==> job 8369 <==
==> flow/design.v (excerpt) <==
module armreduced(
	input clk,
	input reset,
	output[31:0] pc,
	input[31:0] inst,
	input nIRQ,
	output[3:0] be,
	output[31:0] memaddr,
	output memwrite,
	output memread,
	output[31:0] writedata,
	input[31:0] readdata
	);
export LEC_CHECK = 0
export CAP_MARGIN = 20
export CORE_MARGIN = 2
export CORE_UTILIZATION = 64
export SETUP_SLACK_MARGIN = 4.88
export SLEW_MARGIN = 20
create_clock -name core_clock -period 16.8 [get_ports {clk}]
run.sh (not shown) runs the stock make flow with config.mk's settings and CLKGATE_MAP_FILE=.
==> job 1733 (differences from job 8369) <==
Settings changed: CORE_UTILIZATION 64 to 70, CTS_CLUSTER_DIAMETER set to 370, CTS_CLUSTER_SIZE set to 22, HOLD_SLACK_MARGIN set to 0.29, SETUP_SLACK_MARGIN 4.88 to 1.07.
==> flow/constraint.sdc (replaced) <==
create_clock -name core_clock -period 9.4 [get_ports {clk}]
set_input_delay 1.8800 -clock core_clock [delete_from_list [all_inputs] [get_ports {clk}]]
set_output_delay 1.8800 -clock core_clock [all_outputs]
set_load 0.01 [all_outputs]
==> job 3858 (differences from job 8369) <==
Settings changed: CORE_UTILIZATION 64 to 40, SETUP_SLACK_MARGIN 4.88 to unset.
==> flow/constraint.sdc (replaced) <==
create_clock -name core_clock -period 20.0 [get_ports {clk}]
set_input_delay 4.0000 -clock core_clock [delete_from_list [all_inputs] [get_ports {clk}]]
set_output_delay 4.0000 -clock core_clock [all_outputs]
set_load 0.01 [all_outputs]
==> notes <==
- Job 1733 failed in 5_1_grt (GRT-0232). Job 3858 passed the timing, DRC and antenna checks. Job 8369 ended with an error in 5_1_grt with GRT-0116.
- Synthesized cell count is the same in job 3858 and job 8369.
- Synthesized area is the same in job 8369 and job 1733.
- The highest die size belongs to job 3858, the lowest to job 1733.
==> figures <==
| item | job 1733 | job 3858 | job 8369 |
|---|---|---|---|
| Horizontal extent of the die | 279 um | 368 um | 292 um |
| Placer Congestion | 1.07 | 0.993 | 1.04 |
| Worst-case setup slack after placement | 0.582 ns | 2.51 ns | 2.19 ns |
| Core Footprint | 74700 um2 | 132000 um2 | 82100 um2 |
| Number of gates given a new drive strength after cts | 71 | 0 | 1192 |
| Number of buffers created by CTS | 51 | 110 | 103 |
| Effective utilization at floorplan | 71.0% | 40.3% | 64.6% |
| Count of buffers added by post-CTS timing repair for setup | 6 | 0 | 266 |
| Result of the run | aborted with a tool error | finished clean | aborted with a tool error |
| Stage where the flow stopped | 5_1_grt | - | 5_1_grt |
| Number of placed instances with taps included | 6377 | 7091 | 6394 |
| HPWL Detailed | 135000 um | 138000 um | 124000 um |
| Number of H-tree levels | 2 | 3 | 3 |
| Count of standard-cell rows | 100 | 133 | 105 |
| Die span in y | 279 um | 368 um | 292 um |
| Instance area at placement | 56000 um2 | 56200 um2 | 55800 um2 |
| Die area | 78000 um2 | 136000 um2 | 85200 um2 |

==> inputs of trial 98 <==
armreduced again, from the RTL that the note above started with.
Settings: LEC_CHECK=0, CAP_MARGIN=20, CORE_MARGIN=2, CORE_UTILIZATION=65, HOLD_SLACK_MARGIN=0.29, MAX_ROUTING_LAYER=met4, SETUP_SLACK_MARGIN=1.72, SLEW_MARGIN=20; clock period 9.41 ns.
==> inputs of build 73, as changes to trial 98 <==
--- a/flow/config.mk
+++ b/flow/config.mk
@@ -8,7 +8,4 @@
 export CAP_MARGIN = 20
 export CORE_MARGIN = 2
-export CORE_UTILIZATION = 65
-export HOLD_SLACK_MARGIN = 0.29
-export MAX_ROUTING_LAYER = met4
-export SETUP_SLACK_MARGIN = 1.72
+export CORE_UTILIZATION = 41
 export SLEW_MARGIN = 20
==> flow/constraint.sdc (replaced) <==
create_clock -name core_clock -period 16.9 [get_ports {clk}]
set_input_delay 3.3800 -clock core_clock [delete_from_list [all_inputs] [get_ports {clk}]]
set_output_delay 3.3800 -clock core_clock [all_outputs]
set_load 0.01 [all_outputs]
==> inputs of trial 22, as changes to trial 98 <==
--- a/flow/config.mk
+++ b/flow/config.mk
@@ -6,9 +6,14 @@
 export NUM_CORES = 4
 export LEC_CHECK = 0
+export ABC_AREA = 1
 export CAP_MARGIN = 20
+export CELL_PAD_IN_SITES_DETAIL_PLACEMENT = 0
+export CELL_PAD_IN_SITES_GLOBAL_PLACEMENT = 3
+export CORE_ASPECT_RATIO = 1.62
 export CORE_MARGIN = 2
-export CORE_UTILIZATION = 65
-export HOLD_SLACK_MARGIN = 0.29
+export CORE_UTILIZATION = 31
+export CTS_CLUSTER_DIAMETER = 291
 export MAX_ROUTING_LAYER = met4
-export SETUP_SLACK_MARGIN = 1.72
+export PLACE_DENSITY_LB_ADDON = 0.04
+export SETUP_SLACK_MARGIN = 1.71
 export SLEW_MARGIN = 20
==> flow/constraint.sdc (replaced) <==
create_clock -name core_clock -period 24.6 [get_ports {clk}]
set_input_delay 4.9200 -clock core_clock [delete_from_list [all_inputs] [get_ports {clk}]]
set_output_delay 4.9200 -clock core_clock [all_outputs]
set_load 0.01 [all_outputs]
==> impl_metrics.py <==
# Flow results
metrics = {
    "global_routing": {
        "grt_use_total_pct": 34.8,
        "grt_use_met3_pct": 5.93,
    },
    "place": {
        "dp_cells": 9440,
        "dp_hpwl_mm": 231,
    },
    "synthesis": {
        "postSynthSeqShare_pct": 45.6,
    },
    "status": {
        "status": "timing/DRC/antenna clean",
    },
}
That was trial 22.
==> impl_metrics.py <==
# Physical implementation metrics
metrics = {
    "status": {
        "haltStage": "global routing (5_1_grt)",
        "error_line": "[ERROR GRT-0232] Routing congestion too high. Check the congestion heatmap in the GUI.",
        "status": "stopped before the end",
    },
}
That was trial 98.
==> impl_metrics.py <==
# Flow results
metrics = {
    "status": {
        "status": "timing/DRC/antenna clean",
    },
    "global_routing": {
        "grt_use_total_pct": 30.1,
        "grt_use_met3_pct": 6.94,
    },
}
That was build 73.

==> build 53: inputs <==
Starting RTL as in the previous note.
==> flow/config.mk <==
export PLATFORM = sky130hd
export DESIGN_NAME = armreduced
export DESIGN_NICKNAME = armreduced
export VERILOG_FILES = /design/flow/design.v
export SDC_FILE = /design/flow/constraint.sdc
export NUM_CORES = 4
export LEC_CHECK = 0
export ABC_AREA = 1
export CAP_MARGIN = 5
export CORE_MARGIN = 2
export CORE_UTILIZATION = 72
export CTS_CLUSTER_DIAMETER = 371
export CTS_CLUSTER_SIZE = 41
export PLACE_DENSITY = 0.65
export SETUP_SLACK_MARGIN = 2.68
export SLEW_MARGIN = 30
==> flow/constraint.sdc <==
create_clock -name core_clock -period 10.7 [get_ports {clk}]
set_input_delay 2.1400 -clock core_clock [delete_from_list [all_inputs] [get_ports {clk}]]
set_output_delay 2.1400 -clock core_clock [all_outputs]
set_load 0.01 [all_outputs]
==> trial 10 (differences from build 53) <==
Settings changed: ABC_AREA 1 to not set, CAP_MARGIN 5 to 20, CORE_UTILIZATION 72 to 58, CTS_CLUSTER_DIAMETER 371 to not set, CTS_CLUSTER_SIZE 41 to not set, PLACE_DENSITY 0.65 to not set, SETUP_SLACK_MARGIN 2.68 to 1.07, SLEW_MARGIN 30 to 20.
==> flow/constraint.sdc (replaced) <==
create_clock -name core_clock -period 9.4 [get_ports {clk}]
set_input_delay 1.8800 -clock core_clock [delete_from_list [all_inputs] [get_ports {clk}]]
set_output_delay 1.8800 -clock core_clock [all_outputs]
set_load 0.01 [all_outputs]
==> trial 66 (differences from build 53) <==
Settings changed: CAP_MARGIN 5 to 25, CELL_PAD_IN_SITES_DETAIL_PLACEMENT set to 2, CELL_PAD_IN_SITES_GLOBAL_PLACEMENT set to 3, CORE_ASPECT_RATIO set to 1.62, CORE_UTILIZATION 72 to 31, CTS_CLUSTER_DIAMETER 371 to 61, CTS_CLUSTER_SIZE 41 to 88, HOLD_SLACK_MARGIN set to 0.26, MAX_ROUTING_LAYER set to met5, PLACE_DENSITY 0.65 to not set, PLACE_DENSITY_LB_ADDON set to 0.04, SETUP_SLACK_MARGIN 2.68 to not set, SLEW_MARGIN 30 to 20, TNS_END_PERCENT set to 70.
==> flow/constraint.sdc (replaced) <==
create_clock -name core_clock -period 24.6 [get_ports {clk}]
set_input_delay 4.9200 -clock core_clock [delete_from_list [all_inputs] [get_ports {clk}]]
set_output_delay 4.9200 -clock core_clock [all_outputs]
set_load 0.01 [all_outputs]
==> build 45 (differences from build 53) <==
Settings changed: ABC_AREA 1 to not set, CAP_MARGIN 5 to 20, CORE_UTILIZATION 72 to 59, CTS_CLUSTER_DIAMETER 371 to not set, CTS_CLUSTER_SIZE 41 to not set, PLACE_DENSITY 0.65 to not set, SETUP_SLACK_MARGIN 2.68 to 2.34, SLEW_MARGIN 30 to 20.
==> flow/constraint.sdc (replaced) <==
create_clock -name core_clock -period 9.41 [get_ports {clk}]
set_input_delay 1.8820 -clock core_clock [delete_from_list [all_inputs] [get_ports {clk}]]
set_output_delay 1.8820 -clock core_clock [all_outputs]
set_load 0.01 [all_outputs]
==> summary of the runs <==
Of trial 10 and trial 66, trial 66 has the higher final cell count (gap 27%, measured against trial 66).
In trial 66 the wire length is higher than in trial 10, by about 70%.
Synthesized area: trial 10 is lower than build 53 (about 4.5%).
Between trial 10 and trial 66, the lower register-to-register slack is in trial 10 (gap 6.4 ns).
Against trial 66, the sequential share of layout area of trial 10 is higher by 1.8 points.
Against trial 66, the combinational power of trial 10 is higher by 66%.
Against trial 66, the critical path depth of trial 10 is lower by 7.
Synthesized cell count: build 45 is lower than trial 66 (24%).
Trial 10 went through all stages and came out clean. Build 45 did not get past global routing (GRT-0116). Build 53 did not get past global routing. Trial 66 completed with no timing, DRC or antenna violations.
Sequential cell count is the same in trial 66 and trial 10.

==> harbor <==
Starting RTL as in the previous note.
clock: 9.63 ns
lec_check: 0
cap_margin: 20
cell_pad_in_sites_detail_placement: 0
cell_pad_in_sites_global_placement: 0
core_aspect_ratio: 0.5
core_margin: 2
core_utilization: 70
cts_cluster_diameter: 291
cts_cluster_size: 28
place_density: 0.65
setup_slack_margin: 1.71
slew_margin: 30
==> inputs of zinc, as changes to harbor <==
==> flow/config.mk (replaced) <==
export PLATFORM = sky130hd
export DESIGN_NAME = armreduced
export DESIGN_NICKNAME = armreduced
export VERILOG_FILES = /design/flow/design.v
export SDC_FILE = /design/flow/constraint.sdc
export NUM_CORES = 4
export LEC_CHECK = 0
export CAP_MARGIN = 20
export CORE_MARGIN = 2
export CORE_UTILIZATION = 65
export CTS_CLUSTER_DIAMETER = 384
export HOLD_SLACK_MARGIN = 0.29
export SETUP_SLACK_MARGIN = 2.33
export SLEW_MARGIN = 20
export TNS_END_PERCENT = 5
==> flow/constraint.sdc (replaced) <==
create_clock -name core_clock -period 9.4 [get_ports {clk}]
set_input_delay 1.8800 -clock core_clock [delete_from_list [all_inputs] [get_ports {clk}]]
set_output_delay 1.8800 -clock core_clock [all_outputs]
set_load 0.01 [all_outputs]
==> summary of the runs <==
zinc died in 5_1_grt. harbor ended with an error in 5_1_grt.
In synthesized cell count, zinc and harbor do not differ.
Of zinc and harbor, zinc has the higher die area (gap about 7%, measured against harbor).
In area after synthesis, zinc and harbor do not differ.
==> figures <==
metric	zinc	harbor
Post-CTS Setup Bufs	128	59
Die Span Y	289.7 um	198.7 um
Floorplan-stage core utilization	65.76%	70.68%
X dimension of the die	289.7 um	393.3 um
Standard-cell row count	104	71
Cts bufs inserted	105	42
Run status	aborted with a tool error	aborted with a tool error
Stage where the flow stopped	5_1_grt	5_1_grt
Total placed instance area	0.05573 mm2	0.05582 mm2
Placed instance count	6412	6380
Total Die Area	0.08393 mm2	0.07815 mm2
Post-detailed-placement half-perimeter wirelength	131400 um	130800 um
Worst slack, placed	0.7774 ns	0.6941 ns
Total of cells resized after clock tree synthesis	826	631
H-tree depth	3	2
Final weighted congestion in routability-driven placement	1.086	1.016
Area of the core region	0.08068 mm2	0.07507 mm2

==> v1: inputs <==
Starting RTL as in the previous note.
clock: 9.56 ns
lec_check: 0
cap_margin: 20
core_margin: 2
core_utilization: 72
cts_cluster_diameter: 384
cts_cluster_size: 100
place_density: 0.42
setup_slack_margin: 1.84
slew_margin: 20
==> v5 (differences from v1) <==
Settings changed: CORE_UTILIZATION 72 to 45, CTS_CLUSTER_DIAMETER 384 to default, CTS_CLUSTER_SIZE 100 to default, PLACE_DENSITY 0.42 to default, SETUP_SLACK_MARGIN 1.84 to default.
==> summary of the runs <==
- v5 produced a clean layout. v1 stopped in 5_1_grt.
- Of v5 and v1, v5 has the higher die size (gap about 60%, measured against v1).
- Synthesized area is the same in v1 and v5.
- In synthesized cell count, v5 and v1 do not differ.

==> inputs of sierra <==
armreduced again, from the RTL that the note above started with.
Design armreduced, start of the top module:
module armreduced(
	input clk,
	input reset,
	output[31:0] pc,
	input[31:0] inst,
	input nIRQ,
	output[3:0] be,
	output[31:0] memaddr,
	output memwrite,
	output memread,
	output[31:0] writedata,
	input[31:0] readdata
	);
Settings: LEC_CHECK=0, CAP_MARGIN=20, CELL_PAD_IN_SITES_DETAIL_PLACEMENT=0, CELL_PAD_IN_SITES_GLOBAL_PLACEMENT=0, CORE_ASPECT_RATIO=0.5, CORE_MARGIN=2, CORE_UTILIZATION=70, CTS_CLUSTER_DIAMETER=291, CTS_CLUSTER_SIZE=34, PLACE_DENSITY=0.64, SETUP_SLACK_MARGIN=1.71, SLEW_MARGIN=30; clock period 9.63 ns.
==> cedar: changes against sierra <==
Settings changed: CELL_PAD_IN_SITES_DETAIL_PLACEMENT 0 to not set, CELL_PAD_IN_SITES_GLOBAL_PLACEMENT 0 to not set, CORE_ASPECT_RATIO 0.5 to not set, CORE_UTILIZATION 70 to 57, CTS_CLUSTER_DIAMETER 291 to not set, CTS_CLUSTER_SIZE 34 to not set, PLACE_DENSITY 0.64 to not set, SETUP_SLACK_MARGIN 1.71 to not set, SLEW_MARGIN 30 to 20.
==> flow/constraint.sdc (replaced) <==
create_clock -name core_clock -period 9.4 [get_ports {clk}]
set_input_delay 1.8800 -clock core_clock [delete_from_list [all_inputs] [get_ports {clk}]]
set_output_delay 1.8800 -clock core_clock [all_outputs]
set_load 0.01 [all_outputs]
==> garnet: changes against sierra <==
Settings changed: CORE_ASPECT_RATIO 0.5 to 1.62, CORE_UTILIZATION 70 to 56, CTS_CLUSTER_SIZE 34 to not set, PLACE_DENSITY 0.64 to not set, PLACE_DENSITY_LB_ADDON set to 0.04.
==> flow/constraint.sdc (replaced) <==
create_clock -name core_clock -period 13.1 [get_ports {clk}]
set_input_delay 2.6200 -clock core_clock [delete_from_list [all_inputs] [get_ports {clk}]]
set_output_delay 2.6200 -clock core_clock [all_outputs]
set_load 0.01 [all_outputs]
==> indigo: changes against sierra <==
Settings changed: CAP_MARGIN 20 to 40, CELL_PAD_IN_SITES_DETAIL_PLACEMENT 0 to 2, CELL_PAD_IN_SITES_GLOBAL_PLACEMENT 0 to not set, CORE_ASPECT_RATIO 0.5 to 1.86, CORE_MARGIN 2 to 10, CORE_UTILIZATION 70 to 57, CTS_CLUSTER_DIAMETER 291 to 398, CTS_CLUSTER_SIZE 34 to not set, GPL_ROUTABILITY_DRIVEN set to 0, HOLD_SLACK_MARGIN set to 0.16, MAX_ROUTING_LAYER set to met5, MIN_ROUTING_LAYER set to met2, PLACE_DENSITY 0.64 to not set, PLACE_DENSITY_LB_ADDON set to 0.02, SETUP_SLACK_MARGIN 1.71 to not set, SLEW_MARGIN 30 to 20.
==> flow/constraint.sdc (replaced) <==
create_clock -name core_clock -period 14.9 [get_ports {clk}]
set_input_delay 2.9800 -clock core_clock [delete_from_list [all_inputs] [get_ports {clk}]]
set_output_delay 2.9800 -clock core_clock [all_outputs]
set_load 0.01 [all_outputs]
==> results <==
garnet produced a clean layout. indigo ended with an error in 3_5_place_dp, error DPL-0033. cedar went through all stages and came out clean. sierra did not get past 5_1_grt. In sequential cell count, cedar and garnet do not differ. Worst hold slack: garnet is worse than cedar (3.8 ps). Synthesized area is the same in sierra and indigo. Clock power: cedar is larger than garnet (39%). Critical path depth is the same in cedar and garnet. Against garnet, the worst setup slack of cedar is lower by 1000 ps. In cedar the sequential share of layout area is lower than in garnet, by 0.30 points. Against cedar, the via count of garnet is lower by about 0.22%.
==> figures <==
quantity	cedar	sierra	indigo	garnet
Number of inverters outside the clock class in the layout	141	-	-	141
Routability congestion estimate from global placement	1.01	1.02	-	1.05
Switch Pwr	5500 uW	-	-	3970 uW
Type of element launching the critical path	register	-	-	register
Reported leakage power	0.0270 uW	-	-	0.0268 uW
Hold Path Class	register to register	-	-	register to register
Sequential group share of total power	35.7%	-	-	35.8%
CP max FO	10	-	-	5
Comb_multi_in	3,911	-	-	3,911
Status	timing/DRC/antenna clean	did not finish	did not finish	timing/DRC/antenna clean
Failing step	-	5_1_grt	3_5_place_dp	-
Combinational share of cell area	40.4%	-	-	40.8%
Sum of routed wire length over all layers	198,000 um	-	-	204,000 um
Power consumed by sequential cells	5220 uW	-	-	3750 uW
Count of routing violations after the opening detailed-route iteration	6,452	-	-	5,360
Share of final layout cell area taken by clock buffers and inverters	11.4%	-	-	11.4%
H-tree levels	3	2	-	3
Sequential cell count	1,010	-	-	1,010
Die span in y	309 um	199 um	436 um	396 um
Power and IR drop assume default switching activity.
